### flow/design.v
module alu_unit(
    input wire [3:0] alu_operand1,  
    input wire [3:0] alu_operand2,  
    input wire [2:0] alu_op,        
    output reg [3:0] alu_result,    
    output reg zero_flag,           
    output reg negative_flag,       
    output reg carry_flag,          
    output reg overflow_flag        
);
    always @(*) begin
        alu_result = 4'h0;
        zero_flag = 1'b0;
        negative_flag = 1'b0;
        carry_flag = 1'b0;
        overflow_flag = 1'b0;
        case (alu_op)
            3'b000: begin  
                alu_result = alu_operand1 + alu_operand2;
                carry_flag = (alu_operand1 + alu_operand2) > 4'b1111;  
                overflow_flag = ((!alu_operand1[3] && !alu_operand2[3] && alu_result[3]) || (alu_operand1[3] && alu_operand2[3] && !alu_result[3]));  
            end
            3'b001: begin  
                alu_result = alu_operand1 - alu_operand2;
                carry_flag = (alu_operand1 >= alu_operand2);  
                overflow_flag = ((alu_operand1[3] && !alu_operand2[3] && !alu_result[3]) || (!alu_operand1[3] && alu_operand2[3] && alu_result[3]));  
            end
            3'b010: begin  
                alu_result = alu_operand1 & alu_operand2;
            end
            3'b011: begin  
                alu_result = alu_operand1 | alu_operand2;
            end
            3'b100: begin  
                alu_result = alu_operand1 ^ alu_operand2;
            end
            3'b101: begin  
                alu_result = ($signed(alu_operand1) < $signed(alu_operand2)) ? 4'h1 : 4'h0;
            end
            default: begin
                alu_result = 4'h0;  
            end
        endcase
        if (alu_result == 4'h0)
            zero_flag = 1'b1;
        if (alu_result[3] == 1'b1)  
            negative_flag = 1'b1;
    end
endmodule
module archon_hazard_override_unit (
    input wire                 clk,  
    input wire                 rst_n,  
    input wire [7:0]           internal_entropy_score_val,  
    input wire [15:0]          chaos_score_val,             
    input wire                 anomaly_detected_val,        
    input wire [7:0]           branch_miss_rate_tracker,    
    input wire [7:0]           cache_miss_rate_tracker,     
    input wire [7:0]           exec_pressure_tracker,       
    input wire [1:0]           ml_predicted_action,  
    input wire [20:0]          scaled_flush_threshold,      
    input wire [20:0]          scaled_stall_threshold,      
    output reg                override_flush_sig,          
    output reg                override_stall_sig,          
    output reg [1:0]          hazard_detected_level        
);
    reg [3:0] W_entropy;  
    reg [3:0] W_chaos;  
    reg [3:0] W_branch;  
    reg [3:0] W_cache;  
    reg [3:0] W_exec;  
    wire [11:0] weighted_entropy_score;    
    wire [19:0] weighted_chaos_score;      
    wire [11:0] weighted_branch_miss_score;  
    wire [11:0] weighted_cache_miss_score;   
    wire [11:0] weighted_exec_pressure_score;  
    wire [20:0] total_combined_hazard_score;  
    always @(*) begin
        case (ml_predicted_action)
            2'b00: begin  
                W_entropy = 4'd8;    
                W_chaos   = 4'd7;
                W_branch  = 4'd5;    
                W_cache   = 4'd6;
                W_exec    = 4'd4;    
            end
            2'b01: begin  
                W_entropy = 4'd10;  
                W_chaos   = 4'd9;
                W_branch  = 4'd7;    
                W_cache   = 4'd8;
                W_exec    = 4'd3;    
            end
            2'b10: begin  
                W_entropy = 4'd12;  
                W_chaos   = 4'd11;
                W_branch  = 4'd9;    
                W_cache   = 4'd10;
                W_exec    = 4'd2;    
            end
            2'b11: begin  
                W_entropy = 4'd15;  
                W_chaos   = 4'd15;  
                W_branch  = 4'd13;  
                W_cache    = 4'd14;  
                W_exec    = 4'd1;    
            end
            default: begin  
                W_entropy = 4'd8; W_chaos = 4'd7; W_branch = 4'd5; W_cache = 4'd6; W_exec = 4'd4;
            end
        endcase
    end
    assign weighted_entropy_score   = internal_entropy_score_val * W_entropy;
    assign weighted_chaos_score     = chaos_score_val * W_chaos;
    assign weighted_branch_miss_score = branch_miss_rate_tracker * W_branch;
    assign weighted_cache_miss_score    = cache_miss_rate_tracker * W_cache;  
    assign weighted_exec_pressure_score = exec_pressure_tracker * W_exec;
    assign total_combined_hazard_score =
        weighted_entropy_score +
        weighted_chaos_score +
        weighted_branch_miss_score +
        weighted_cache_miss_score +
        weighted_exec_pressure_score;
    always @(*) begin
        override_flush_sig = 1'b0;  
        override_stall_sig = 1'b0;  
        hazard_detected_level = 2'b00;  
        if (anomaly_detected_val) begin
            override_flush_sig = 1'b1;
            hazard_detected_level = 2'b11;  
        end else begin
            if (total_combined_hazard_score > scaled_flush_threshold) begin
                override_flush_sig = 1'b1;
                hazard_detected_level = 2'b10;  
            end else if (total_combined_hazard_score > scaled_stall_threshold) begin
                override_stall_sig = 1'b1;
                hazard_detected_level = 2'b01;  
            end else begin
                override_flush_sig = 1'b0;
                override_stall_sig = 1'b0;
                hazard_detected_level = 2'b00;  
            end
        end
    end
endmodule
module branch_target_buffer(
    input wire clk,
    input wire reset,
    input wire [3:0] pc_in,              
    input wire [3:0] branch_resolved_pc,  
    input wire branch_resolved_pc_valid,  
    input wire [3:0] branch_resolved_target_pc,  
    input wire branch_resolved_taken,  
    output wire [3:0] predicted_next_pc,  
    output wire predicted_taken          
);
    reg [4:0] btb_table [0:15];  
    integer i;  
    assign predicted_next_pc = btb_table[pc_in][3:0];
    assign predicted_taken = btb_table[pc_in][4];
    always @(posedge clk or posedge reset) begin
        if (reset) begin
            for (i = 0; i < 16; i = i + 1) begin  
                btb_table[i] <= 5'b0_0000;
            end
        end else begin
            if (branch_resolved_pc_valid) begin
                btb_table[branch_resolved_pc] <= {branch_resolved_taken, branch_resolved_target_pc};
            end
        end
    end
endmodule
module chaos_detector(
    input wire clk,
    input wire reset,
    input wire branch_mispredicted,  
    input wire [3:0] mem_access_addr,  
    input wire [3:0] data_mem_read_data,  
    output reg [15:0] chaos_score_out  
);
    always @(posedge clk or posedge reset) begin
        if (reset) begin
            chaos_score_out <= 16'h0000;
        end else begin
            if (branch_mispredicted) begin
                chaos_score_out <= chaos_score_out + 16'h0100;  
            end
            if (mem_access_addr == 4'hF && data_mem_read_data == 4'h5) begin  
                chaos_score_out <= chaos_score_out + 16'h0050;
            end
            if (chaos_score_out > 16'h0000) begin
                chaos_score_out <= chaos_score_out - 16'h0001;
            end
        end
    end
endmodule
module data_mem(
    input wire clk,              
    input wire reset,            
    input wire mem_write_enable,  
    input wire mem_read_enable,   
    input wire [3:0] addr,        
    input wire [3:0] write_data,  
    output reg [3:0] read_data    
);
    reg [3:0] dmem [0:15];  
    integer i;  
    always @(posedge clk or posedge reset) begin
        if (reset) begin
            for (i = 0; i < 16; i = i + 1) begin
                dmem[i] <= 4'h0;
            end
        end else if (mem_write_enable) begin
            dmem[addr] <= write_data;
        end
    end
    always @(posedge clk or posedge reset) begin
        if (reset) begin
            read_data <= 4'h0;
        end else if (mem_read_enable) begin
            read_data <= dmem[addr];
        end
    end
endmodule
module entropy_trigger_decoder(
    input wire [7:0] entropy_in,     
    output reg [1:0] signal_class    
);
    parameter THRESHOLD_LOW_TO_MID = 8'd85;      
    parameter THRESHOLD_MID_TO_CRITICAL = 8'd170;  
    always @(*) begin
        if (entropy_in <= THRESHOLD_LOW_TO_MID) begin
            signal_class = 2'b00;  
        end else if (entropy_in <= THRESHOLD_MID_TO_CRITICAL) begin
            signal_class = 2'b01;  
        end else begin
            signal_class = 2'b10;  
        end
    end
endmodule
module fsm_entropy_overlay (
    input wire clk,
    input wire rst_n,  
    input wire [1:0] ml_predicted_action,     
    input wire [7:0] internal_entropy_score,  
    input wire internal_hazard_flag,          
    input wire [1:0] classified_entropy_level,  
    input wire [2:0] instr_type,              
    input wire analog_lock_override,          
    input wire analog_flush_override,         
    input wire quantum_override_signal,       
    input wire shock_detected_in,             
    input wire [1:0] mission_profile_in,        
    input wire override_authentication_valid_in,  
    input wire [7:0] entropy_threshold_fsm_in,  
    output reg [1:0] fsm_state,               
    output reg [7:0] entropy_log_out,         
    output reg [2:0] instr_type_log_out       
);
    localparam STATE_NORMAL    = 2'b00;  
    localparam STATE_STALL     = 2'b01;  
    localparam STATE_FLUSH     = 2'b10;  
    localparam STATE_LOCK      = 2'b11;  
    localparam ML_OK    = 2'b00;  
    localparam ML_STALL = 2'b01;  
    localparam ML_FLUSH = 2'b10;  
    localparam ML_LOCK  = 2'b11;  
    localparam ENTROPY_LOW      = 2'b00;  
    localparam ENTROPY_MID      = 2'b01;  
    localparam ENTROPY_CRITICAL = 2'b10;  
    localparam INSTR_TYPE_ALU    = 3'b000;  
    localparam INSTR_TYPE_LOAD   = 3'b001;  
    localparam INSTR_TYPE_STORE  = 3'b010;  
    localparam INSTR_TYPE_BRANCH = 3'b011;  
    localparam INSTR_TYPE_JUMP   = 3'b100;  
    localparam INSTR_TYPE_OTHER  = 3'b111;  
    localparam MISSION_NORMAL     = 2'b00;
    localparam MISSION_HIGH_THREAT= 2'b01;
    localparam MISSION_DIAGNOSTIC = 2'b10;
    reg [1:0] current_state, next_state;
    always @(posedge clk or negedge rst_n) begin
        if (!rst_n) begin
            current_state <= STATE_NORMAL;
            entropy_log_out <= 8'h00;
            instr_type_log_out <= INSTR_TYPE_OTHER;
        end else begin
            current_state <= next_state;
            entropy_log_out <= internal_entropy_score;
            instr_type_log_out <= instr_type;
        end
    end
    always @(*) begin
        next_state = current_state;
        if (quantum_override_signal) begin
            next_state = STATE_LOCK;
        end
        else if (override_authentication_valid_in && analog_lock_override) begin
            next_state = STATE_LOCK;
        end
        else if (override_authentication_valid_in && analog_flush_override) begin
            next_state = STATE_FLUSH;
        end
        else if (shock_detected_in) begin
            if (current_state == STATE_STALL || current_state == STATE_FLUSH) begin
                next_state = STATE_LOCK;
            end else begin  
                next_state = STATE_FLUSH;
            end
        end
        else begin
            case (current_state)
                STATE_NORMAL: begin
                    case (ml_predicted_action)
                        ML_STALL: next_state = STATE_STALL;
                        ML_FLUSH: next_state = STATE_FLUSH;
                        ML_LOCK:  next_state = STATE_LOCK;
                        default: begin  
                            if (internal_hazard_flag) begin
                                next_state = STATE_STALL;  
                            end
                            else if (classified_entropy_level == ENTROPY_CRITICAL) begin
                                if (mission_profile_in == MISSION_HIGH_THREAT) begin
                                    next_state = STATE_LOCK;  
                                end else begin
                                    next_state = STATE_FLUSH;
                                end
                            end
                            else if (internal_entropy_score > entropy_threshold_fsm_in) begin  
                                if (mission_profile_in == MISSION_HIGH_THREAT) begin
                                    next_state = STATE_FLUSH;  
                                end else begin
                                    next_state = STATE_STALL;  
                                end
                            end
                            else if (classified_entropy_level == ENTROPY_MID) begin
                                case (instr_type)
                                    INSTR_TYPE_BRANCH, INSTR_TYPE_JUMP: next_state = STATE_STALL;
                                    INSTR_TYPE_LOAD, INSTR_TYPE_STORE: begin
                                        if (mission_profile_in == MISSION_HIGH_THREAT) begin
                                            next_state = STATE_FLUSH;  
                                        end else begin
                                            next_state = STATE_STALL;
                                        end
                                    end
                                    default: next_state = STATE_NORMAL;  
                                endcase
                            end
                        end
                    endcase
                end
                STATE_STALL: begin
                    case (ml_predicted_action)
                        ML_FLUSH: next_state = STATE_FLUSH;
                        ML_LOCK:  next_state = STATE_LOCK;
                        default: begin  
                            if (ml_predicted_action == ML_OK &&
                                !internal_hazard_flag &&
                                classified_entropy_level == ENTROPY_LOW &&
                                internal_entropy_score <= entropy_threshold_fsm_in) begin
                                next_state = STATE_NORMAL;  
                            end
                        end
                    endcase
                end
                STATE_FLUSH: begin
                    case (ml_predicted_action)
                        ML_LOCK: next_state = STATE_LOCK;
                        default: begin  
                            if (ml_predicted_action == ML_OK &&
                                !internal_hazard_flag &&
                                classified_entropy_level == ENTROPY_LOW &&
                                internal_entropy_score <= entropy_threshold_fsm_in) begin
                                next_state = STATE_NORMAL;  
                            end
                            else if (ml_predicted_action == ML_STALL) begin
                                next_state = STATE_STALL;
                            end
                        end
                    endcase
                end
                STATE_LOCK: begin
                    if (!quantum_override_signal &&
                        !(override_authentication_valid_in && analog_lock_override) &&  
                        !shock_detected_in &&  
                        ml_predicted_action != ML_LOCK &&  
                        !internal_hazard_flag &&  
                        classified_entropy_level != ENTROPY_CRITICAL &&  
                        internal_entropy_score <= entropy_threshold_fsm_in) begin  
                        next_state = STATE_NORMAL;  
                    end else begin
                        next_state = STATE_LOCK;  
                    end
                end
                default:
                    next_state = STATE_NORMAL;  
            endcase
        end
    end
    always @(*) begin  
        fsm_state = current_state;
    end
endmodule
module instruction_ram(
    input wire clk,              
    input wire reset,            
    input wire [3:0] pc_in,      
    output wire [15:0] instr_opcode  
);
    reg [15:0] rom_data;
    always @(*) begin
        case (pc_in)
            4'd0: rom_data = 16'h1234;
            4'd1: rom_data = 16'h2452;
            4'd2: rom_data = 16'h3678;
            4'd3: rom_data = 16'h4891;
            4'd4: rom_data = 16'h5ABA;
            4'd5: rom_data = 16'h6CDE;
            4'd6: rom_data = 16'h7F01;
            4'd7: rom_data = 16'h8002;
            4'd8: rom_data = 16'h9123;
            default: rom_data = 16'h0000;
        endcase
    end
    assign instr_opcode = rom_data;
endmodule
module pattern_detector(
    input clk,
    input reset,
    input wire zero_flag_current,
    input wire negative_flag_current,
    input wire carry_flag_current,
    input wire overflow_flag_current,
    output wire anomaly_detected_out  
);
    parameter HISTORY_DEPTH = 3;  
    reg [HISTORY_DEPTH-1:0] zero_flag_history;
    reg [HISTORY_DEPTH-1:0] negative_flag_history;
    reg [HISTORY_DEPTH-1:0] carry_flag_history;
    reg [HISTORY_DEPTH-1:0] overflow_flag_history;
    always @(posedge clk or posedge reset) begin
        if (reset) begin
            zero_flag_history <= 'b0;
            negative_flag_history <= 'b0;
            carry_flag_history <= 'b0;
            overflow_flag_history <= 'b0;
        end else begin
            zero_flag_history <= {zero_flag_history[HISTORY_DEPTH-2:0], zero_flag_current};
            negative_flag_history <= {negative_flag_history[HISTORY_DEPTH-2:0], negative_flag_current};
            carry_flag_history <= {carry_flag_history[HISTORY_DEPTH-2:0], carry_flag_current};
            overflow_flag_history <= {overflow_flag_history[HISTORY_DEPTH-2:0], overflow_flag_current};
        end
    end
    wire pattern1_match;
    wire pattern2_match;
    assign pattern1_match = (!zero_flag_history[2]) && (negative_flag_history[1]) && (carry_flag_history[0]);
    assign pattern2_match = (carry_flag_history[2]) && (!overflow_flag_history[1]) && (!zero_flag_history[0]);
    assign anomaly_detected_out = pattern1_match || pattern2_match;
endmodule
module quantum_entropy_detector(
    input wire clk,
    input wire reset,
    input wire [3:0] instr_opcode,  
    input wire [3:0] alu_result,    
    input wire zero_flag,           
    output reg [7:0] entropy_score_out  
);
    always @(posedge clk or posedge reset) begin
        if (reset) begin
            entropy_score_out <= 8'h00;
        end else begin
            if (instr_opcode != 4'h9) begin  
                if (alu_result == 4'h0 && !zero_flag) begin  
                    entropy_score_out <= entropy_score_out + 8'h10;  
                end else if (entropy_score_out < 8'hFF) begin  
                    entropy_score_out <= entropy_score_out + 8'h01;
                end
            end else begin
                if (entropy_score_out > 8'h00)
                    entropy_score_out <= entropy_score_out - 8'h01;
            end
        end
    end
endmodule
module register_file(
    input wire clk,              
    input wire reset,            
    input wire regfile_write_enable,  
    input wire [2:0] write_addr,  
    input wire [3:0] write_data,  
    input wire [2:0] read_addr1,  
    input wire [2:0] read_addr2,  
    output wire [3:0] read_data1,  
    output wire [3:0] read_data2   
);
    reg [3:0] registers [0:7];
    integer i;  
    always @(posedge clk or posedge reset) begin
        if (reset) begin
            for (i = 0; i < 8; i = i + 1) begin  
                registers[i] <= 4'h0;
            end
        end else if (regfile_write_enable) begin
            if (write_addr != 3'b000) begin
                registers[write_addr] <= write_data;
            end
        end
    end
    assign read_data1 = (read_addr1 == 3'b000) ? 4'h0 : registers[read_addr1];  
    assign read_data2 = (read_addr2 == 3'b000) ? 4'h0 : registers[read_addr2];  
endmodule
module entropy_shock_filter (
    input wire clk,
    input wire reset,  
    input wire [7:0] analog_entropy_in,  
    output reg shock_detected
);
reg [7:0] prev_sample;  
reg [7:0] delta;        
parameter [7:0] THRESHOLD = 8'd20;  
always @(posedge clk or posedge reset) begin
    if (reset) begin
        prev_sample <= 8'd0;
        delta <= 8'd0;
        shock_detected <= 1'b0;
    end else begin
        if (analog_entropy_in > prev_sample) begin
            delta <= analog_entropy_in - prev_sample;
        end else begin
            delta <= prev_sample - analog_entropy_in;
        end
        prev_sample <= analog_entropy_in;
        if (delta > THRESHOLD) begin
            shock_detected <= 1'b1;
        end else begin
            shock_detected <= 1'b0;
        end
    end
end
endmodule
module trigger_authorizer (
    input wire clk,                   
    input wire rst_n,                 
    input wire [7:0] entropy_score,   
    input wire analog_spike_detected, 
    input wire ml_risk_flag,          
    input wire manual_lock,           
    output wire enable_fire            
);
    localparam [2:0]  
        IDLE            = 3'b000,  
        CHECK           = 3'b001,  
        READY_TO_FIRE   = 3'b010,  
        LOCKED          = 3'b011,  
        FORCED_ABORT    = 3'b100;  
    reg [2:0] current_state;  
    reg [2:0] next_state;     
    localparam ENTROPY_FIRE_THRESHOLD = 8'd100;  
    reg enable_fire_pulse_reg;
    always @(posedge clk or negedge rst_n) begin
        if (!rst_n) begin
            current_state <= IDLE;
            enable_fire_pulse_reg <= 1'b0;
        end else begin
            current_state <= next_state;
            if (next_state == READY_TO_FIRE && current_state != READY_TO_FIRE) begin
                enable_fire_pulse_reg <= 1'b1;  
            end else begin
                enable_fire_pulse_reg <= 1'b0;  
            end
        end
    end
    always @(*) begin
        next_state = current_state;
        if (manual_lock) begin
            next_state = LOCKED;  
        end
        else if (analog_spike_detected || ml_risk_flag || (entropy_score >= ENTROPY_FIRE_THRESHOLD)) begin
            next_state = FORCED_ABORT;  
        end
        else begin
            case (current_state)
                IDLE: begin
                    next_state = CHECK;
                end
                CHECK: begin
                    if (!analog_spike_detected && !ml_risk_flag && (entropy_score < ENTROPY_FIRE_THRESHOLD) && !manual_lock) begin
                        next_state = READY_TO_FIRE;  
                    end else begin
                        next_state = IDLE;
                    end
                end
                READY_TO_FIRE: begin
                    next_state = IDLE;
                end
                LOCKED: begin
                    next_state = LOCKED;  
                end
                FORCED_ABORT: begin
                    next_state = FORCED_ABORT;  
                end
                default: begin
                    next_state = IDLE;
                end
            endcase
        end
    end
    assign enable_fire = enable_fire_pulse_reg;
endmodule
module pipeline_cpu(
    input wire clk,
    input wire reset,  
    input wire [15:0] external_entropy_in,  
    input wire [7:0] analog_entropy_raw_in,  
    input wire [1:0] ml_predicted_action,  
    input wire ml_risk_flag_in,          
    input wire manual_lock_in,           
    input wire internal_hazard_flag_for_fsm,  
    input wire analog_lock_override_in,   
    input wire analog_flush_override_in,  
    input wire quantum_override_signal_in,  
    input wire [1:0] mission_profile_in,         
    input wire override_authentication_valid_in,  
    input wire [7:0] entropy_threshold_fsm_in,   
    output wire [3:0] debug_pc,          
    output wire [15:0] debug_instr,       
    output wire debug_stall,             
    output wire debug_flush,             
    output wire debug_lock,              
    output wire [7:0] debug_fsm_entropy_log,  
    output wire [2:0] debug_fsm_instr_type_log,  
    output wire debug_hazard_flag,       
    output wire [1:0] debug_fsm_state,   
    output wire debug_shock_detected,    
    output wire [1:0] debug_classified_entropy,  
    output wire enable_fire_pulse_out     
);
    wire rst_n = ~reset;
    reg [3:0] pc_reg;
    wire [15:0] if_instr;
    wire [3:0] if_pc_plus_1;
    reg [3:0] next_pc;
    reg [3:0] if_id_pc_plus_1_reg;
    reg [15:0] if_id_instr_reg;
    wire [3:0] id_pc_plus_1;
    wire [15:0] id_instr;
    wire [3:0] id_operand1;
    wire [3:0] id_operand2;
    wire [2:0] id_rs1_addr;
    wire [2:0] id_rs2_addr;
    wire [2:0] id_rd_addr;
    reg [2:0] id_alu_op;
    wire [3:0] id_immediate;
    wire id_reg_write_enable;
    wire id_mem_read_enable;
    wire id_mem_write_enable;
    wire id_is_branch_inst;
    wire id_is_jump_inst;
    wire [3:0] id_branch_target;
    reg [2:0] instr_type_to_fsm_comb;
    reg [2:0] instr_type_to_fsm_reg;     
    wire [3:0] ex_opcode_from_ex_stage;  
    reg [3:0] id_ex_pc_plus_1_reg;
    reg [3:0] id_ex_operand1_reg;
    reg [3:0] id_ex_operand2_reg;
    reg [2:0] id_ex_rd_addr_reg;
    reg [2:0] id_ex_alu_op_reg;
    reg id_ex_reg_write_enable_reg;
    reg id_ex_mem_read_enable_reg;
    reg id_ex_mem_write_enable_reg;
    reg id_ex_is_branch_inst_reg;
    reg id_ex_is_jump_inst_reg;
    reg [3:0] id_ex_branch_target_reg;
    reg [15:0] id_ex_instr_reg;
    reg [3:0] id_ex_branch_pc_reg;
    wire [3:0] ex_alu_operand1;
    wire [3:0] ex_alu_operand2;
    wire [3:0] ex_alu_result;
    wire ex_zero_flag;
    wire ex_negative_flag;
    wire ex_carry_flag;
    wire ex_overflow_flag;
    wire [2:0] ex_rd_addr;
    wire ex_reg_write_enable;
    wire ex_mem_read_enable;
    wire ex_mem_write_enable;
    wire ex_is_branch_inst;
    wire ex_is_jump_inst;
    wire [3:0] ex_branch_target;
    wire [3:0] ex_branch_pc;
    reg [3:0] ex_mem_alu_result_reg;
    reg [3:0] ex_mem_mem_write_data_reg;
    reg [2:0] ex_mem_rd_addr_reg;
    reg ex_mem_reg_write_enable_reg;
    reg ex_mem_mem_read_enable_reg;
    reg ex_mem_mem_write_enable_reg;
    reg ex_mem_zero_flag_reg;
    reg ex_mem_is_branch_inst_reg;
    reg ex_mem_is_jump_inst_reg;
    reg [3:0] ex_mem_pc_plus_1_reg;
    reg [3:0] ex_mem_branch_target_reg;
    reg [3:0] ex_mem_branch_pc_reg;
    wire [3:0] mem_read_data;
    wire [3:0] mem_alu_result;
    wire [2:0] mem_rd_addr;
    wire mem_reg_write_enable;
    wire mem_mem_read_enable;
    wire mem_mem_write_enable;
    wire [3:0] mem_mem_addr;
    wire branch_actual_taken;
    wire branch_mispredicted_local;
    reg branch_mispredicted;
    wire [3:0] branch_resolved_pc;
    wire [3:0] branch_resolved_target_pc;
    reg [3:0] mem_wb_write_data_reg;
    reg [2:0] mem_wb_rd_addr_reg;
    reg mem_wb_reg_write_enable_reg;
    wire [3:0] wb_write_data;
    wire [2:0] wb_rd_addr;
    wire wb_reg_write_enable;
    wire pipeline_stall;
    wire pipeline_flush;
    reg [7:0] exec_pressure_counter;
    reg [7:0] cache_miss_rate_dummy;  
    wire aho_override_flush_req;
    wire aho_override_stall_req;
    wire [1:0] aho_hazard_level;
    wire new_fsm_internal_hazard_flag;
    wire [1:0] new_fsm_control_signal;
    wire [7:0] new_fsm_entropy_log;
    wire [2:0] new_fsm_instr_type_log;
    wire shock_detected_internal;  
    localparam AHO_SCALED_FLUSH_THRESH = 21'd1000000;  
    localparam AHO_SCALED_STALL_THRESH = 21'd500000;   
    wire [1:0] classified_entropy_level_wire;  
    wire [7:0] debug_branch_miss_rate;
    reg [7:0] branch_miss_rate_counter;
    wire pd_anomaly_detected_out;
    wire pd_reset;  
    wire trigger_enable_fire_internal;
    instruction_ram i_imem (
        .clk(clk),
        .reset(reset),
        .pc_in(pc_reg),
        .instr_opcode(if_instr)
    );
    register_file i_regfile (
        .clk(clk),
        .reset(reset),
        .regfile_write_enable(wb_reg_write_enable),
        .write_addr(wb_rd_addr),
        .write_data(wb_write_data),
        .read_addr1(id_rs1_addr),
        .read_addr2(id_rs2_addr),
        .read_data1(id_operand1),
        .read_data2(id_operand2)
    );
    alu_unit i_alu (
        .alu_operand1(ex_alu_operand1),
        .alu_operand2(ex_alu_operand2),
        .alu_op(id_ex_alu_op_reg),
        .alu_result(ex_alu_result),
        .zero_flag(ex_zero_flag),
        .negative_flag(ex_negative_flag),
        .carry_flag(ex_carry_flag),
        .overflow_flag(ex_overflow_flag)
    );
    data_mem i_dmem (
        .clk(clk),
        .reset(reset),
        .mem_write_enable(mem_mem_write_enable),
        .mem_read_enable(mem_mem_read_enable),
        .addr(mem_mem_addr),
        .write_data(ex_mem_mem_write_data_reg),
        .read_data(mem_read_data)
    );
    wire [3:0] if_btb_predicted_next_pc;
    wire if_btb_predicted_taken;
    branch_target_buffer i_btb (
        .clk(clk),
        .reset(reset),
        .pc_in(pc_reg),
        .branch_resolved_pc(branch_resolved_pc),
        .branch_resolved_pc_valid(ex_mem_is_branch_inst_reg || ex_mem_is_jump_inst_reg),
        .branch_resolved_target_pc(branch_resolved_target_pc),
        .branch_resolved_taken(branch_actual_taken),
        .predicted_next_pc(if_btb_predicted_next_pc),
        .predicted_taken(if_btb_predicted_taken)
    );
    wire [3:0] qed_instr_opcode_input;
    assign qed_instr_opcode_input = id_ex_instr_reg[15:12];
    wire qed_reset = reset;
    wire [7:0] qed_entropy_score_out;  
    quantum_entropy_detector i_qed (
        .clk(clk),
        .reset(qed_reset),
        .instr_opcode(qed_instr_opcode_input),
        .alu_result(ex_alu_result),
        .zero_flag(ex_zero_flag),
        .entropy_score_out(qed_entropy_score_out)
    );
    wire cd_reset = reset;
    wire [15:0] cd_chaos_score_out;
    chaos_detector i_chaos_detector (
        .clk(clk),
        .reset(cd_reset),
        .branch_mispredicted(branch_mispredicted),
        .mem_access_addr(mem_mem_addr),
        .data_mem_read_data(mem_read_data),
        .chaos_score_out(cd_chaos_score_out)
    );
    assign pd_reset = reset;  
    pattern_detector i_pattern_detector (
        .clk(clk),
        .reset(pd_reset),
        .zero_flag_current(ex_zero_flag),
        .negative_flag_current(ex_negative_flag),
        .carry_flag_current(ex_carry_flag),
        .overflow_flag_current(ex_overflow_flag),
        .anomaly_detected_out(pd_anomaly_detected_out)
    );
    entropy_shock_filter u_entropy_shock_filter (
        .clk(clk),
        .reset(reset),
        .analog_entropy_in(analog_entropy_raw_in),
        .shock_detected(shock_detected_internal)  
    );
    always @(posedge clk or posedge reset) begin
        if (reset) begin
            branch_miss_rate_counter <= 8'h0;
        end else begin
            if (~pipeline_stall && ~pipeline_flush) begin
                if (branch_mispredicted) begin
                    if (branch_miss_rate_counter < 8'hFF) begin
                        branch_miss_rate_counter <= branch_miss_rate_counter + 8'h1;
                    end
                end else begin  
                    if (branch_miss_rate_counter > 8'h0) begin
                        branch_miss_rate_counter <= branch_miss_rate_counter - 8'h1;
                    end
                end  
            end
        end
    end
    assign debug_branch_miss_rate = branch_miss_rate_counter;
    archon_hazard_override_unit i_aho (
        .clk(clk),
        .rst_n(rst_n),
        .internal_entropy_score_val(qed_entropy_score_out),
        .chaos_score_val(cd_chaos_score_out),
        .anomaly_detected_val(pd_anomaly_detected_out),
        .branch_miss_rate_tracker(debug_branch_miss_rate),
        .cache_miss_rate_tracker(cache_miss_rate_dummy),
        .exec_pressure_tracker(exec_pressure_counter),
        .ml_predicted_action(ml_predicted_action),  
        .scaled_flush_threshold(AHO_SCALED_FLUSH_THRESH),
        .scaled_stall_threshold(AHO_SCALED_STALL_THRESH),
        .override_flush_sig(aho_override_flush_req),
        .override_stall_sig(aho_override_stall_req),
        .hazard_detected_level(aho_hazard_level)
    );
    entropy_trigger_decoder i_entropy_decoder (
        .entropy_in(analog_entropy_raw_in),  
        .signal_class(classified_entropy_level_wire)
    );
    assign ex_opcode_from_ex_stage = id_ex_instr_reg[15:12];
    always @(*) begin
        case (ex_opcode_from_ex_stage)
            4'h1, 4'h2, 4'h3, 4'h6: instr_type_to_fsm_comb = 3'b000;  
            4'h4:                   instr_type_to_fsm_comb = 3'b001;  
            4'h5:                   instr_type_to_fsm_comb = 3'b010;  
            4'h7:                   instr_type_to_fsm_comb = 3'b011;  
            4'h8:                   instr_type_to_fsm_comb = 3'b100;  
            default:                instr_type_to_fsm_comb = 3'b111;  
        endcase
    end
    always @(posedge clk or posedge reset) begin
        if (reset) begin
            instr_type_to_fsm_reg <= 3'b111;  
        end else begin
            if (~pipeline_stall && ~pipeline_flush) begin
                instr_type_to_fsm_reg <= instr_type_to_fsm_comb;
            end
        end
    end
    assign new_fsm_internal_hazard_flag = aho_override_flush_req || aho_override_stall_req || internal_hazard_flag_for_fsm;
    fsm_entropy_overlay i_entropy_fsm (
        .clk(clk),
        .rst_n(rst_n),
        .ml_predicted_action(ml_predicted_action),  
        .internal_entropy_score(qed_entropy_score_out),
        .internal_hazard_flag(new_fsm_internal_hazard_flag),
        .classified_entropy_level(classified_entropy_level_wire),
        .instr_type(instr_type_to_fsm_reg),
        .analog_lock_override(analog_lock_override_in),
        .analog_flush_override(analog_flush_override_in),
        .quantum_override_signal(quantum_override_signal_in),
        .shock_detected_in(shock_detected_internal),  
        .mission_profile_in(mission_profile_in),
        .override_authentication_valid_in(override_authentication_valid_in),
        .entropy_threshold_fsm_in(entropy_threshold_fsm_in),
        .fsm_state(new_fsm_control_signal),
        .entropy_log_out(new_fsm_entropy_log),
        .instr_type_log_out(new_fsm_instr_type_log)
    );
    trigger_authorizer i_trigger_authorizer (
        .clk(clk),
        .rst_n(rst_n),
        .entropy_score(qed_entropy_score_out),  
        .analog_spike_detected(shock_detected_internal),  
        .ml_risk_flag(ml_risk_flag_in),          
        .manual_lock(manual_lock_in),            
        .enable_fire(trigger_enable_fire_internal)  
    );
    assign enable_fire_pulse_out = trigger_enable_fire_internal;
    wire entropy_ctrl_stall;
    wire entropy_ctrl_flush;
    assign entropy_ctrl_stall = 1'b0;
    assign entropy_ctrl_flush = 1'b0;
    assign pipeline_flush = (new_fsm_control_signal == 2'b10) ||  
                            (new_fsm_control_signal == 2'b11) ||  
                            entropy_ctrl_flush;                    
    assign pipeline_stall = (new_fsm_control_signal == 2'b01) ||  
                            (new_fsm_control_signal == 2'b11) ||  
                            entropy_ctrl_stall;                    
    always @(posedge clk or posedge reset) begin
        if (reset) begin
            exec_pressure_counter <= 8'h0;
            cache_miss_rate_dummy <= 8'h0;
        end else begin
            if (pipeline_flush) begin
                exec_pressure_counter <= 8'h0;
                cache_miss_rate_dummy <= 8'h0;
            end else if (~pipeline_stall) begin
                if (id_ex_instr_reg[15:12] != 4'h9) begin  
                    if (exec_pressure_counter < 8'hFF) begin
                        exec_pressure_counter <= exec_pressure_counter + 8'h1;
                    end
                end else begin  
                    if (exec_pressure_counter > 8'h0) begin
                        exec_pressure_counter <= exec_pressure_counter - 8'h1;
                    end
                end  
                if (cache_miss_rate_dummy < 8'hFF && (exec_pressure_counter % 5 == 0)) begin
                    cache_miss_rate_dummy <= cache_miss_rate_dummy + 8'h1;
                end else if (cache_miss_rate_dummy > 8'h0 && (exec_pressure_counter % 7 == 0)) begin
                    cache_miss_rate_dummy <= cache_miss_rate_dummy - 8'h1;
                end
            end
        end
    end
    assign if_pc_plus_1 = pc_reg + 4'b0001;
    always @(posedge clk or posedge reset) begin
        if (reset) begin
            pc_reg <= 4'h0;
        end else begin
            if (pipeline_flush) begin
                pc_reg <= 4'h0;
            end else if (pipeline_stall) begin
                pc_reg <= pc_reg;
            end else begin  
                pc_reg <= next_pc;
            end  
        end
    end
    always @(*) begin
        next_pc = if_pc_plus_1;
        if (ex_mem_is_jump_inst_reg) begin
            next_pc = ex_mem_branch_target_reg;
        end else if (ex_mem_is_branch_inst_reg) begin
            if (branch_actual_taken) begin
                next_pc = ex_mem_branch_target_reg;
            end else begin  
                next_pc = ex_mem_pc_plus_1_reg;
            end  
        end else if (if_btb_predicted_taken) begin
            next_pc = if_btb_predicted_next_pc;
        end
    end
    always @(posedge clk or posedge reset) begin
        if (reset) begin
            if_id_pc_plus_1_reg <= 4'h0;
            if_id_instr_reg <= 16'h0000;
        end else begin
            if (~pipeline_flush && ~pipeline_stall) begin
                if_id_pc_plus_1_reg <= if_pc_plus_1;
                if_id_instr_reg <= if_instr;
            end
        end
    end
    assign id_pc_plus_1 = if_id_pc_plus_1_reg;
    assign id_instr = if_id_instr_reg;
    wire [3:0] id_opcode = id_instr[15:12];
    assign id_rd_addr = id_instr[11:9];
    assign id_rs1_addr = id_instr[8:6];
    assign id_rs2_addr = id_instr[5:3];
    assign id_immediate = {1'b0, id_instr[2:0]};
    assign id_reg_write_enable = (id_opcode == 4'h1 || id_opcode == 4'h2 || id_opcode == 4'h3 ||
                                  id_opcode == 4'h4 || id_opcode == 4'h6 || id_opcode == 4'h0);
    assign id_mem_read_enable  = (id_opcode == 4'h4);
    assign id_mem_write_enable = (id_opcode == 4'h5);
    assign id_is_branch_inst   = (id_opcode == 4'h7);
    assign id_is_jump_inst     = (id_opcode == 4'h8);
    assign id_branch_target     = id_instr[3:0];
    always @(*) begin
        case (id_opcode)
            4'h1: id_alu_op = 3'b000;  
            4'h2: id_alu_op = 3'b000;  
            4'h3: id_alu_op = 3'b001;  
            4'h4: id_alu_op = 3'b000;  
            4'h5: id_alu_op = 3'b000;  
            4'h6: id_alu_op = 3'b100;  
            4'h7: id_alu_op = 3'b001;  
            default: id_alu_op = 3'b000;  
        endcase
    end
    wire ex_mem_writes_to_rs1_id = ex_mem_reg_write_enable_reg && (ex_mem_rd_addr_reg == id_rs1_addr);
    wire ex_mem_writes_to_rs2_id = ex_mem_reg_write_enable_reg && (ex_mem_rd_addr_reg == id_rs2_addr);
    wire mem_wb_writes_to_rs1_id = mem_wb_reg_write_enable_reg && (mem_wb_rd_addr_reg == id_rs1_addr);
    wire mem_wb_writes_to_rs2_id = mem_wb_reg_write_enable_reg && (mem_wb_rd_addr_reg == id_rs2_addr);
    wire [3:0] forward_operand1 = (ex_mem_writes_to_rs1_id && (id_rs1_addr != 3'b000)) ? ex_mem_alu_result_reg :
                                  (mem_wb_writes_to_rs1_id && (id_rs1_addr != 3'b000)) ? mem_wb_write_data_reg :
                                  id_operand1;
    wire [3:0] forward_operand2 = (ex_mem_writes_to_rs2_id && (id_rs2_addr != 3'b000)) ? ex_mem_alu_result_reg :
                                  (mem_wb_writes_to_rs2_id && (id_rs2_addr != 3'b000)) ? mem_wb_write_data_reg :
                                  id_operand2;
    always @(posedge clk or posedge reset) begin
        if (reset) begin
            id_ex_pc_plus_1_reg <= 4'h0;
            id_ex_operand1_reg <= 4'h0;
            id_ex_operand2_reg <= 4'h0;
            id_ex_rd_addr_reg <= 3'h0;
            id_ex_alu_op_reg <= 3'h0;
            id_ex_reg_write_enable_reg <= 1'b0;
            id_ex_mem_read_enable_reg <= 1'b0;
            id_ex_mem_write_enable_reg <= 1'b0;
            id_ex_is_branch_inst_reg <= 1'b0;
            id_ex_is_jump_inst_reg <= 1'b0;
            id_ex_branch_target_reg <= 4'h0;
            id_ex_instr_reg <= 16'h0000;
            id_ex_branch_pc_reg <= 4'h0;
        end else begin
            if (~pipeline_flush && ~pipeline_stall) begin
                id_ex_pc_plus_1_reg <= id_pc_plus_1;
                id_ex_operand1_reg <= forward_operand1;
                id_ex_operand2_reg <= (id_opcode == 4'h2 || id_opcode == 4'h4 || id_opcode == 4'h5) ? id_immediate : forward_operand2;
                id_ex_rd_addr_reg <= id_rd_addr;
                id_ex_alu_op_reg <= id_alu_op;
                id_ex_reg_write_enable_reg <= id_reg_write_enable;
                id_ex_mem_read_enable_reg <= id_mem_read_enable;
                id_ex_mem_write_enable_reg <= id_mem_write_enable;
                id_ex_is_branch_inst_reg <= id_is_branch_inst;
                id_ex_is_jump_inst_reg <= id_is_jump_inst;
                id_ex_branch_target_reg <= id_branch_target;
                id_ex_instr_reg <= id_instr;
                id_ex_branch_pc_reg <= id_pc_plus_1 - 4'h1;
            end
        end
    end
    assign ex_alu_operand1 = id_ex_operand1_reg;
    assign ex_alu_operand2 = id_ex_operand2_reg;
    assign ex_rd_addr = id_ex_rd_addr_reg;
    assign ex_reg_write_enable = id_ex_reg_write_enable_reg;
    assign ex_mem_read_enable = id_ex_mem_read_enable_reg;
    assign ex_mem_write_enable = id_ex_mem_write_enable_reg;
    assign ex_is_branch_inst = id_ex_is_branch_inst_reg;
    assign ex_is_jump_inst = id_ex_is_jump_inst_reg;
    assign ex_branch_target = id_ex_branch_target_reg;
    assign ex_branch_pc = id_ex_branch_pc_reg;
    wire [3:0] actual_branch_target_calc;
    assign actual_branch_target_calc = ex_branch_pc + ex_branch_target;
    always @(posedge clk or posedge reset) begin
        if (reset) begin
            ex_mem_alu_result_reg       <= 4'h0;
            ex_mem_mem_write_data_reg   <= 4'h0;
            ex_mem_rd_addr_reg          <= 3'h0;
            ex_mem_reg_write_enable_reg <= 1'b0;
            ex_mem_mem_read_enable_reg  <= 1'b0;
            ex_mem_mem_write_enable_reg <= 1'b0;
            ex_mem_zero_flag_reg        <= 1'b0;
            ex_mem_is_branch_inst_reg   <= 1'b0;
            ex_mem_is_jump_inst_reg     <= 1'b0;
            ex_mem_pc_plus_1_reg        <= 4'h0;
            ex_mem_branch_target_reg    <= 4'h0;
            ex_mem_branch_pc_reg        <= 4'h0;
        end else begin
            if (~pipeline_flush && ~pipeline_stall) begin
                ex_mem_alu_result_reg       <= ex_alu_result;
                ex_mem_mem_write_data_reg   <= ex_alu_operand2;
                ex_mem_rd_addr_reg          <= ex_rd_addr;
                ex_mem_reg_write_enable_reg <= ex_reg_write_enable;
                ex_mem_mem_read_enable_reg  <= ex_mem_read_enable;
                ex_mem_mem_write_enable_reg <= ex_mem_write_enable;
                ex_mem_zero_flag_reg        <= ex_zero_flag;
                ex_mem_is_branch_inst_reg   <= ex_is_branch_inst;
                ex_mem_is_jump_inst_reg     <= ex_is_jump_inst;
                ex_mem_pc_plus_1_reg        <= id_ex_pc_plus_1_reg;
                ex_mem_branch_target_reg    <= actual_branch_target_calc;
                ex_mem_branch_pc_reg        <= ex_branch_pc;
            end
        end
    end
    assign mem_alu_result = ex_mem_alu_result_reg;
    assign mem_rd_addr = ex_mem_rd_addr_reg;
    assign mem_reg_write_enable = ex_mem_reg_write_enable_reg;
    assign mem_mem_read_enable = ex_mem_mem_read_enable_reg;
    assign mem_mem_write_enable = ex_mem_mem_write_enable_reg;
    assign mem_mem_addr = ex_mem_alu_result_reg;
    assign branch_actual_taken = ex_mem_is_branch_inst_reg && ex_mem_zero_flag_reg;
    assign branch_resolved_pc = ex_mem_branch_pc_reg;
    assign branch_resolved_target_pc = ex_mem_branch_target_reg;
    assign branch_mispredicted_local =
        (ex_mem_is_branch_inst_reg || ex_mem_is_jump_inst_reg) ?
            (ex_mem_is_branch_inst_reg ?
                ((if_btb_predicted_taken != branch_actual_taken) ||
                 (branch_actual_taken && (if_btb_predicted_next_pc != branch_resolved_target_pc))) :
                (ex_mem_is_jump_inst_reg && (if_btb_predicted_next_pc != branch_resolved_target_pc))) : 1'b0;
    always @(posedge clk or posedge reset) begin
        if (reset) begin
            branch_mispredicted <= 1'b0;
        end else begin
            if (~pipeline_stall && ~pipeline_flush) begin
                branch_mispredicted <= branch_mispredicted_local;
            end
        end
    end
    always @(posedge clk or posedge reset) begin
        if (reset) begin
            mem_wb_write_data_reg <= 4'h0;
            mem_wb_rd_addr_reg <= 3'h0;
            mem_wb_reg_write_enable_reg <= 1'b0;
        end else begin
            if (~pipeline_flush && ~pipeline_stall) begin
                if (mem_mem_read_enable) begin
                    mem_wb_write_data_reg <= mem_read_data;
                end else begin  
                    mem_wb_write_data_reg <= mem_alu_result;
                end  
                mem_wb_rd_addr_reg <= mem_rd_addr;
                mem_wb_reg_write_enable_reg <= mem_reg_write_enable;
            end
        end
    end
    assign wb_write_data = mem_wb_write_data_reg;
    assign wb_rd_addr = mem_wb_rd_addr_reg;
    assign wb_reg_write_enable = mem_wb_reg_write_enable_reg;
    assign debug_pc = pc_reg;
    assign debug_instr = if_instr;
    assign debug_stall = pipeline_stall;
    assign debug_flush = pipeline_flush;
    assign debug_lock = (new_fsm_control_signal == 2'b11);
    assign debug_fsm_entropy_log = new_fsm_entropy_log;
    assign debug_fsm_instr_type_log = new_fsm_instr_type_log;
    assign debug_hazard_flag = new_fsm_internal_hazard_flag;
    assign debug_fsm_state = new_fsm_control_signal;
    assign debug_shock_detected = shock_detected_internal;
    assign debug_classified_entropy = classified_entropy_level_wire;
endmodule
module archon_top (
    input wire clk,
    input wire reset,  
    input wire [15:0] external_entropy_in,  
    input wire [7:0] analog_entropy_raw,    
    input wire [1:0] ml_predicted_action,  
    input wire ml_risk_flag_top,           
    input wire manual_lock_top,            
    input wire analog_lock_override,
    input wire analog_flush_override,
    input wire quantum_override_signal,  
    input wire [1:0] mission_profile,          
    input wire override_authentication_valid,  
    input wire [7:0] entropy_threshold_fsm,    
    output wire [3:0] cpu_debug_pc,
    output wire [15:0] cpu_debug_instr,
    output wire cpu_debug_stall,
    output wire cpu_debug_flush,
    output wire cpu_debug_lock,
    output wire [7:0] cpu_debug_fsm_entropy_log,
    output wire [2:0] cpu_debug_fsm_instr_type_log,
    output wire cpu_debug_hazard_flag,
    output wire [1:0] cpu_debug_fsm_state,
    output wire cpu_debug_shock_detected,
    output wire [1:0] cpu_debug_classified_entropy,
    output wire system_enable_fire_pulse  
);
    wire archon_top_internal_hazard_to_cpu = 1'b0;  
    pipeline_cpu u_pipeline_cpu (
        .clk(clk),
        .reset(reset),
        .external_entropy_in(external_entropy_in),
        .analog_entropy_raw_in(analog_entropy_raw),
        .ml_predicted_action(ml_predicted_action),  
        .ml_risk_flag_in(ml_risk_flag_top),
        .manual_lock_in(manual_lock_top),
        .internal_hazard_flag_for_fsm(archon_top_internal_hazard_to_cpu),
        .analog_lock_override_in(analog_lock_override),
        .analog_flush_override_in(analog_flush_override),
        .quantum_override_signal_in(quantum_override_signal),
        .mission_profile_in(mission_profile),
        .override_authentication_valid_in(override_authentication_valid),
        .entropy_threshold_fsm_in(entropy_threshold_fsm),
        .debug_pc(cpu_debug_pc),
        .debug_instr(cpu_debug_instr),
        .debug_stall(cpu_debug_stall),
        .debug_flush(cpu_debug_flush),
        .debug_lock(cpu_debug_lock),
        .debug_fsm_entropy_log(cpu_debug_fsm_entropy_log),
        .debug_fsm_instr_type_log(cpu_debug_fsm_instr_type_log),
        .debug_hazard_flag(cpu_debug_hazard_flag),
        .debug_fsm_state(cpu_debug_fsm_state),
        .debug_shock_detected(cpu_debug_shock_detected),
        .debug_classified_entropy(cpu_debug_classified_entropy),
        .enable_fire_pulse_out(system_enable_fire_pulse)
    );
endmodule
### flow/run.sh
#!/bin/bash
# the make line also repeats each setting of config.mk as NAME=value (left out here)
make -C /OpenROAD-flow-scripts/flow DESIGN_CONFIG=/design/flow/config.mk WORK_HOME=/design/flow/orfs CLKGATE_MAP_FILE= finish
### flow/config.mk
export PLATFORM = sky130hd
export DESIGN_NAME = archon_top
export DESIGN_NICKNAME = archon_top
export VERILOG_FILES = /design/flow/design.v
export SDC_FILE = /design/flow/constraint.sdc
export NUM_CORES = 4
export LEC_CHECK = 0
export ABC_AREA = 0
export CAP_MARGIN = 0
export CELL_PAD_IN_SITES_DETAIL_PLACEMENT = 2
export CELL_PAD_IN_SITES_GLOBAL_PLACEMENT = 3
export CORE_ASPECT_RATIO = 0.56
export CORE_MARGIN = 4
export CORE_UTILIZATION = 69
export CTS_CLUSTER_SIZE = 75
export GPL_ROUTABILITY_DRIVEN = 1
export MAX_ROUTING_LAYER = met5
export MIN_ROUTING_LAYER = met2
export PLACE_DENSITY_LB_ADDON = 0.22
export SETUP_SLACK_MARGIN = 1.76
export SLEW_MARGIN = 0
export TNS_END_PERCENT = 95
### flow/constraint.sdc
create_clock -name core_clock -period 10.2 [get_ports {clk}]
set_input_delay 2.0400 -clock core_clock [delete_from_list [all_inputs] [get_ports {clk}]]
set_output_delay 2.0400 -clock core_clock [all_outputs]
set_load 0.01 [all_outputs]
==> results of run 1 <==
==> impl_metrics.ini, run 1 <==
; implementation run metrics
[outcome]
firstError = [ERROR FLW-0024] Place density exceeds 1.0 (current PLACE_DENSITY_LB_ADDON =  0.22). Please check if the value of  PLACE_DENSITY_LB_ADDON is between 0 and 0.99.
status = stopped before the end
outcome.stop_stage = global placement without I/O (3_1_place_gp_skip_io)

[synth]
xor_area_share_pct = 2.595
async_reset_ff_share_pct = 100.0
ys_top_cells_by_count = dfrtp_1, inv_1, mux2_2
top_area_share_pct = 32.37
synthTopCellsByArea = dfrtp_1, fa_1, ha_1
largest_area_cell = dfrtp_1
yosys.stat.seqShare_pct = 33.13
synth.distinct_cells = 98
ys_sh_adder_pct = 19.71
top_cell = dfrtp_1
compound_area_share_pct = 14.27
ys.flops = 366
synthSimpleGateAreaFrac_pct = 13.35
flop_cell = dfrtp_1
logic_family = adder cells
mux_share_pct = 11.11
syn_inst = 2799
fp_nets = 3192
syn-cell-area_um2 = 27680
syn_area_per_cell_um2 = 9.889
yosysWarnings = 17
yosys_area_um2 = 27680
edf_count = 0
ys_cells = 2799

[floorplan]
die_x_um = 275.6
std_cell_rows = 54
die_h_um = 157.9
dieArea_um2 = 43520
fp-utilization_pct = 70.51
coreArea_um2 = 39260
==> run 2, diff against run 1 <==
Settings changed: ABC_AREA 0 to 1, CAP_MARGIN 0 to 15, CELL_PAD_IN_SITES_DETAIL_PLACEMENT 2 to unset, CELL_PAD_IN_SITES_GLOBAL_PLACEMENT 3 to unset, CORE_ASPECT_RATIO 0.56 to 0.99, CORE_MARGIN 4 to 2, CORE_UTILIZATION 69 to 63, CTS_CLUSTER_SIZE 75 to 32, GPL_ROUTABILITY_DRIVEN 1 to unset, HOLD_SLACK_MARGIN set to 0.27, MAX_ROUTING_LAYER met5 to met4, MIN_ROUTING_LAYER met2 to unset, PLACE_DENSITY_LB_ADDON 0.22 to unset, SETUP_SLACK_MARGIN 1.76 to 3.2, SLEW_MARGIN 0 to 15.
Clock period 10.2 ns to 10.8 ns, I/O delays scaled along.
==> run 2 against run 1 <==
Now fails the layout checks on negative setup slack. Die area decreased by 1.3%. Synthesized cell count increased by 13%. Area after synthesis decreased by 6.0%.
==> impl_metrics.ini, run 2 <==
; implementation run metrics
[critical_path]
crit_buf_inv = 8
cp_num_cells = 34
critPathCapture = cpu_debug_hazard_flag
cp_max_fo = 5
path_delay_family = adder cells
arrival_ns = 8.77
r2r_cells = 54
r2r-end = u_pipeline_cpu.i_entropy_fsm.current_state[0]
reg2reg_from = u_pipeline_cpu.branch_miss_rate_counter[1]
worstPathRequired_ns = 8.64
slowest_stage = fa_2
max_stage_delay_ns = 0.61
crit_top_cell = fa_1
worstSetupPathType = input port to primary output
end_kind = primary output
critPathLaunch = ml_predicted_action[0]
regToRegSetupSlack_ns = 1.55
critPathLaunchType = input port

[cts]
clk_latency_ns = 0.60
hold_buffers = 0
cts_tree = yes
cts-buffers-inserted = 40
clock-sinks = 366
clk_pin_slew_ns = 0.05
clock-root-buffer = clkbuf_16
cts_max_level = 2
cts_buffer_depth = 3

[final_timing]
hold_violations = 0
maxSlewHeadroom_pct = 27.62
holdWs_ns = 0.3459
setup_viol = 1
period_used_pct = 101.2
fin_crit_ns = 10.93
max_slew.worst_pin.slew_ns = 1.082
fmax_mhz = 91.52
worst_slack_ns = -0.1268
rsz0062_at_grt = yes
slew_viol_final = 0
final.setup_skew_ns = 0.04427

[floorplan]
dieArea_um2 = 42940
die_h_um = 206.2
coreArea_um2 = 41020
fp-utilization_pct = 63.43
std_cell_rows = 74
io_pins = 85
die_x_um = 208.2

[synth]
synth.distinct_cells = 63
top_cell = nand2_1
syn_inst = 3155
fp_nets = 3548
top_area_share_pct = 34.43
largest_area_cell = dfrtp_1
async_reset_ff_share_pct = 100.0
ys.flops = 366
xor_area_share_pct = 2.256
flop_cell = dfrtp_1
ys_sh_adder_pct = 20.97
yosysWarnings = 17
synthSimpleGateAreaFrac_pct = 19.24
logic_family = adder cells
syn-cell-area_um2 = 26020
ys_top_cells_by_count = nand2_1, inv_1, dfrtp_1
edf_count = 0
yosys_area_um2 = 26020
yosys.stat.seqShare_pct = 35.24
ys_cells = 3155
syn_area_per_cell_um2 = 8.246
synthTopCellsByArea = dfrtp_1, fa_1, nand2_1
compound_area_share_pct = 13.56
mux_share_pct = 0.1924

[outcome]
so_faults = negative setup slack
status = complete, but fails checks

[route]
via_per_inst = 5.715
drtIter0Drc = 1756
dr.pass1.iters = 6
via_count = 22090
drc_errors = 0
wirelength_um = 67790
ant_nets = 0
wire_per_inst_um = 17.53

[min_path]
min_path_cells = 0
worstHoldPathType = flop to flop

[grt]
grt_pass1_wl_um = 109600
grt_use_total_pct = 32.78
grt_pass1_vias = 21880
grt_overflow = 0
grt_max_degree = 188
antenna_found_initial = 1

[cells_and_area]
final_cells = 3866
fin_nets = 3695
final_core_utilization_pct = 72.53
final_area_um2 = 29750
syn_to_final_growth_pct = 14.36

[placed_design]
gp_congestion = 0.9509
dp_cells = 3753
dp_hpwl_um = 49520
dpl_cell_area_um2 = 27590
io_buffer_count = 68

[run]
tool_warnings = 87
drv_cap = 0
[run 2: cell type report]
class | instances | area (µm²)
antenna | 1 | 2.502
clock buffer | 57 | 1135
clock inverter | 16 | 225.2
fill | 3139 | 11270
inverter | 518 | 1963
multi-input combinational | 2207 | 15000
sequential | 366 | 9169
tap | 532 | 665.6
timing repair buffer | 169 | 1588
[run 2: metal layers]
| layer | global-route usage, % | share of wire, % | up-vias |
|---|---|---|---|
| met4 | 11.54 | 3.4 | 0 |
| li1 | - | - | 10550 |
| met3 | 4.543 | 5.0 | 157 |
| met1 | 39.73 | 41 | 10710 |
| met5 | - | 0 | - |
| met2 | 56.68 | 50 | 678 |
[run 2: timing repair]
action,4_1_cts,5_1_grt
endpoints found under the setup margin,3,3
gates cloned,0,0
pin swaps,75,36
setup buffers,35,4
gates resized,101,49
[run 2: through the flow]
stage / setup TNS (ns) / worst slack [ns]
3_5_place_dp: -1.201 / -1.201
3_3_place_gp: -1.152 / -1.152
2_1_floorplan: -0.8723 / -0.8723
5_1_grt: -0.6627 / -0.3811
6_report: -0.1268 / -0.1268
4_1_cts: 0 / 0.1653
==> run 3, diff against run 2 <==
Settings changed: ABC_AREA 1 to 0, CELL_PAD_IN_SITES_DETAIL_PLACEMENT set to 2, CORE_ASPECT_RATIO 0.99 to 0.93, CORE_MARGIN 2 to 4, CORE_UTILIZATION 63 to 69, CTS_CLUSTER_SIZE 32 to 75, GPL_ROUTABILITY_DRIVEN set to 0, HOLD_SLACK_MARGIN 0.27 to unset, MAX_ROUTING_LAYER met4 to met5, PLACE_DENSITY_LB_ADDON set to 0.22, SETUP_SLACK_MARGIN 3.2 to 0.76, SLEW_MARGIN 15 to 0.
Clock period 10.8 ns to 10.2 ns, I/O delays scaled along.
==> run 3 against run 2 <==
The run now fails in detailed placement (3_5_place_dp). Area after synthesis increased by 6.4%. Die area up 1.0%. Synthesized cell count decreased by 11%.
==> impl_metrics.ini, run 3 <==
; implementation run metrics
[synth]
fp_nets = 3192
top_cell = dfrtp_1
edf_count = 0
largest_area_cell = dfrtp_1
syn-cell-area_um2 = 27680
ys_cells = 2799
compound_area_share_pct = 14.27
logic_family = adder cells
yosys_area_um2 = 27680
yosys.stat.seqShare_pct = 33.13
async_reset_ff_share_pct = 100.0
ys.flops = 366
xor_area_share_pct = 2.595
yosysWarnings = 17
syn_inst = 2799
top_area_share_pct = 32.37
synthSimpleGateAreaFrac_pct = 13.35
synthTopCellsByArea = dfrtp_1, fa_1, ha_1
ys_sh_adder_pct = 19.71
syn_area_per_cell_um2 = 9.889
flop_cell = dfrtp_1
mux_share_pct = 11.11
ys_top_cells_by_count = dfrtp_1, inv_1, mux2_2
synth.distinct_cells = 98

[placed_design]
io_buffer_count = 68

[floorplan]
fp-utilization_pct = 70.07
die_x_um = 215.7
coreArea_um2 = 39500
std_cell_rows = 70
io_pins = 85
dieArea_um2 = 43390
die_h_um = 201.2

[outcome]
outcome.stop_stage = detailed placement (3_5_place_dp)
firstError = Error: detail_place.tcl, 38 bad optional access
status = stopped before the end
==> run 3: metrics by stage <==
| stage | TNS [ns] | hold WS (ns) | area, µm² | std cells |
|---|---|---|---|---|
| floorplan | -1.467 | 0.3312 | 27680 | 2799 |
| global placement | -2.037 | 0.3351 | 29160 | 3359 |
==> run 4, diff against run 3 <==
Settings changed: ABC_AREA 0 to unset, CAP_MARGIN 15 to 20, CELL_PAD_IN_SITES_DETAIL_PLACEMENT 2 to unset, CORE_ASPECT_RATIO 0.93 to unset, CORE_MARGIN 4 to 2, CORE_UTILIZATION 69 to 40, CTS_CLUSTER_SIZE 75 to unset, GPL_ROUTABILITY_DRIVEN 0 to unset, MAX_ROUTING_LAYER met5 to unset, PLACE_DENSITY_LB_ADDON 0.22 to unset, SETUP_SLACK_MARGIN 0.76 to unset, SLEW_MARGIN 0 to 20, TNS_END_PERCENT 95 to unset.
Clock period 10.2 ns to 23.1 ns, I/O delays scaled along.
==> run 4 against run 3 <==
The run now finishes clean. Area after synthesis unchanged. Synthesized cell count unchanged. Die area up 64%.
==> impl_metrics.ini, run 4 <==
; implementation run metrics
[synth]
ys_top_cells_by_count = dfrtp_1, inv_1, mux2_2
ys_cells = 2799
logic_family = adder cells
top_area_share_pct = 32.37
fp_nets = 3192
synth.distinct_cells = 98
largest_area_cell = dfrtp_1
ys_sh_adder_pct = 19.71
synthSimpleGateAreaFrac_pct = 13.35
yosys_area_um2 = 27680
xor_area_share_pct = 2.595
flop_cell = dfrtp_1
syn_area_per_cell_um2 = 9.889
syn-cell-area_um2 = 27680
compound_area_share_pct = 14.27
yosys.stat.seqShare_pct = 33.13
top_cell = dfrtp_1
ys.flops = 366
yosysWarnings = 17
edf_count = 0
syn_inst = 2799
synthTopCellsByArea = dfrtp_1, fa_1, ha_1
mux_share_pct = 11.11
async_reset_ff_share_pct = 100.0

[critical_path]
r2r_cells = 22
critPathCapture = cpu_debug_hazard_flag
r2r-end = u_pipeline_cpu.i_entropy_fsm.current_state[0]
path_delay_family = adder cells
cp_max_fo = 32
arrival_ns = 14.19
max_stage_delay_ns = 1.07
critPathLaunchType = input port
worstSetupPathType = input port to primary output
end_kind = primary output
regToRegSetupSlack_ns = 15.04
reg2reg_from = u_pipeline_cpu.branch_miss_rate_counter[5]
cp_num_cells = 24
worstPathRequired_ns = 18.48
crit_buf_inv = 7
crit_top_cell = fa_1
crit_chain = clkdlybuf4s50_1 > clkinv_1 > ha_1 > nand2b_1 > fa_1 > fa_1 > fa_1 > inv_1 > fa_1 > fa_1 > fa_1 > inv_1 > fa_1 > inv_1 > ha_1 > a21o_1 > a211oi_2 > o21a_1 > xnor2_1 > or4_1 > o41a_1 > a41oi_2 > inv_1 > clkdlybuf4s50_1
slowest_stage = ha_1
critPathLaunch = ml_predicted_action[0]

[cells_and_area]
syn_to_final_growth_pct = 10.98
final_cells = 3771
fin_nets = 3199

[cts]
clock-sinks = 366
cts-buffers-inserted = 43
hold_buffers = 0
cts_tree = yes
cts_max_level = 2
clk_pin_slew_ns = 0.06
clk_latency_ns = 0.60
cts_buffer_depth = 3
clock-root-buffer = clkbuf_16
post_cts_buffers = 0
cts_resized = 0

[route]
drc_errors = 0
diodes = 0
wl_met1_um = 31500
dr_wl_met2_um = 33180
dr.pass1.iters = 5
via_count = 20760
ant_nets = 0
top_layer_used = met4
drtIter0Drc = 1399
via_per_inst = 5.504
wirelength_um = 68630
route.met3.wl_um = 2537
wire_per_inst_um = 18.20

[run]
tool_warnings = 78
drv_cap = 0

[final_timing]
rsz0062_at_grt = no
final.setup_skew_ns = 0.02936
finalSetupTns_ns = 0
hold_violations = 0
max_slew.worst_pin.slew_ns = 1.168
period_used_pct = 81.45
setup_viol = 0
fmax_mhz = 53.15
maxSlewHeadroom_pct = 21.10
slew_viol_final = 0
fin_crit_ns = 18.81

[min_path]
min_path_cells = 0
worstHoldPathType = flop to flop

[grt]
antenna_found_initial = 0
grt_max_degree = 95
grt_use_total_pct = 19.53
grt_overflow = 0
grt_pass1_wl_um = 113300
grt_pass1_vias = 21380

[floorplan]
fp-utilization_pct = 40.36
die_h_um = 267.1
dieArea_um2 = 71320
std_cell_rows = 96
die_x_um = 267.1
coreArea_um2 = 68590
io_pins = 85

[placed_design]
io_buffer_count = 68
dp_hpwl_um = 50260
gp_congestion = 0.8767
dp_cells = 3692

[outcome]
status = complete, no violations
[run 4: cell type report]
cell class,count,area [µm²]
sequential,366,9169
multi-input combinational,2015,16910
tap,931,1165
timing repair buffer,95,887.1
clock inverter,18,280.3
fill,6460,37870
inverter,285,1077
clock buffer,61,1234
[run 4: per-layer routing]
metal | GRT usage (%) | vias up
met2 | 33.46 | 458
met4 | 4.707 | 0
li1 | - | 9782
met3 | 2.161 | 90
met5 | 0 | -
met1 | 26.45 | 10430
[run 4: stage by stage]
| step | setup slack [ns] | area (µm²) | hold slack, ns | utilization [%] |
|---|---|---|---|---|
| global route | 3.741 | 30720 | 0.3682 | 44.79 |
| CTS | 4.184 | 30720 | 0.3588 | 44.78 |
| detailed placement | 4.165 | 29200 | 0.3356 | 42.58 |
| global placement | 4.234 | 29200 | 0.3325 | 42.58 |
| finish | 4.285 | 30720 | 0.3545 | 44.79 |
| floorplan | 6.274 | 27680 | 0.3312 | - |
==> run 5, diff against run 4 <==
Settings changed: ABC_AREA set to 1, CAP_MARGIN 20 to 0, CORE_UTILIZATION 40 to 72, CTS_CLUSTER_DIAMETER set to 224, GPL_ROUTABILITY_DRIVEN set to 0, HOLD_SLACK_MARGIN set to -0.07, MAX_ROUTING_LAYER set to met4, PLACE_DENSITY_LB_ADDON set to 0.06, SETUP_SLACK_MARGIN set to 0.88.
Clock period 23.1 ns to 9.88 ns, I/O delays scaled along.
==> run 5 against run 4 <==
The layout now fails its checks (negative setup slack). Register-to-register slack got worse by 14 ns. Count of clock-buffer cells in the layout decreased by 1. Worst hold slack got worse by 0.0070 ns. Area after synthesis decreased by 6.0%. First-iteration DRC count increased by 38%. Design area decreased by 3.3%. Die area decreased by 47%. Non-clock buffer count increased by 79. Cell count increased by 0.69%. Global-route usage increased by 19 points. Critical endpoint unchanged.
==> impl_metrics.ini, run 5 <==
; implementation run metrics
[critical_path]
critPathCapture = cpu_debug_hazard_flag
crit_top_cell = fa_1
cp_max_fo = 4
slowest_stage = fa_1
reg2reg_from = u_pipeline_cpu.branch_miss_rate_counter[1]
path_delay_family = adder cells
crit_buf_inv = 11
regToRegSetupSlack_ns = 0.65
arrival_ns = 8.70
r2r-end = u_pipeline_cpu.i_entropy_fsm.current_state[1]
critPathLaunchType = input port
critPathLaunch = ml_predicted_action[1]
worstPathRequired_ns = 7.90
cp_num_cells = 34
worstSetupPathType = input port to primary output
max_stage_delay_ns = 0.55
r2r_cells = 53
end_kind = primary output

[final_timing]
rsz0062_at_grt = yes
final.setup_skew_ns = 0.01325
slew_viol_final = 0
period_used_pct = 108.1
fin_crit_ns = 10.68
worst_slack_ns = -0.8006
fmax_mhz = 93.63
finalSetupTns_ns = -2.254
maxSlewHeadroom_pct = 27.41
max_slew.worst_pin.slew_ns = 1.089
setup_viol = 3
hold_violations = 0

[placed_design]
dp_slack_ns = -1.474
dp_cells = 3684
io_buffer_count = 68
dp_hpwl_um = 50040

[route]
dr.pass1.iters = 6
via_count = 23300
wirelength_um = 70410
wire_per_inst_um = 18.54
drtIter0Drc = 1928
ant_nets = 0
via_per_inst = 6.135
diodes = 0
drc_errors = 0

[floorplan]
die_h_um = 194.1
fp-utilization_pct = 73.14
die_x_um = 194.1
io_pins = 85
dieArea_um2 = 37670
coreArea_um2 = 35570
std_cell_rows = 69

[synth]
flop_cell = dfrtp_1
synthSimpleGateAreaFrac_pct = 19.24
fp_nets = 3548
syn_inst = 3155
top_cell = nand2_1
ys_top_cells_by_count = nand2_1, inv_1, dfrtp_1
yosys.stat.seqShare_pct = 35.24
ys_sh_adder_pct = 20.97
async_reset_ff_share_pct = 100.0
ys_cells = 3155
yosys_area_um2 = 26020
syn-cell-area_um2 = 26020
xor_area_share_pct = 2.256
top_area_share_pct = 34.43
logic_family = adder cells
yosysWarnings = 17
ys.flops = 366
synth.distinct_cells = 63
mux_share_pct = 0.1924
largest_area_cell = dfrtp_1
compound_area_share_pct = 13.56
synthTopCellsByArea = dfrtp_1, fa_1, nand2_1
edf_count = 0
syn_area_per_cell_um2 = 8.246

[cells_and_area]
syn_to_final_growth_pct = 14.23
fillerInstances = 2161
final_cells = 3797
fin_nets = 3700

[min_path]
min_path_cells = 0
worstHoldPathType = flop to flop

[outcome]
so_faults = negative setup slack
status = complete, but fails checks

[cts]
cts_max_level = 2
hold_buffers = 0
clk_pin_slew_ns = 0.06
cts-buffers-inserted = 40
clk_latency_ns = 0.55
cts_buffer_depth = 3
clock-root-buffer = clkbuf_16
cts_tree = yes
clock-sinks = 366

[grt]
grt_max_degree = 194
grt_use_total_pct = 38.11
grt_pass1_wl_um = 114200
grt_overflow = 0
grt_pass1_vias = 23420
antenna_found_initial = 0

[run]
drv_cap = 0
tool_warnings = 85
run 5: metrics by stage:
| stage | hold slack (ns) | utilization, % | area [µm²] |
|---|---|---|---|
| 6_report | 0.3474 | 83.55 | 29720 |
| 5_1_grt | 0.3630 | 83.55 | 29720 |
| 4_1_cts | 0.3529 | 82.71 | 29420 |
| 3_5_place_dp | 0.3410 | 77.74 | 27650 |
| 3_3_place_gp | 0.3333 | 77.74 | 27650 |
| 2_1_floorplan | 0.3312 | - | 26200 |
run 5: repair_timing:
item                                    4_1_cts  5_1_grt
gates resized                                77       48
pin swaps                                    31       52
endpoints found under the setup margin        3        3
setup buffers                                31       10
run 5: layer usage:
layer / GRT usage, % / part of all wire, % / vias up / wire length, µm
met2: 63.74 / 49 / 1234 / 34680
li1: - / - / 10570 / -
met1: 46.84 / 38 / 11170 / 26500
met4: 15.94 / 5.2 / 0 / 3627
met5: - / 0 / - / 0
met3: 5.253 / 8.0 / 324 / 5606
run 5: final cells by class:
cell class              instances  area, µm²  share of cell area, %
clock buffers                  60       1196                  4.025
flip-flops and latches        366       9169                  30.85
inverters                     518       1976                  6.648
well taps                     461      576.8                  1.941
repair buffers                174       1667                  5.608
clock inverters                11      120.1                 0.4042
multi-input cells            2207      15010                  50.52
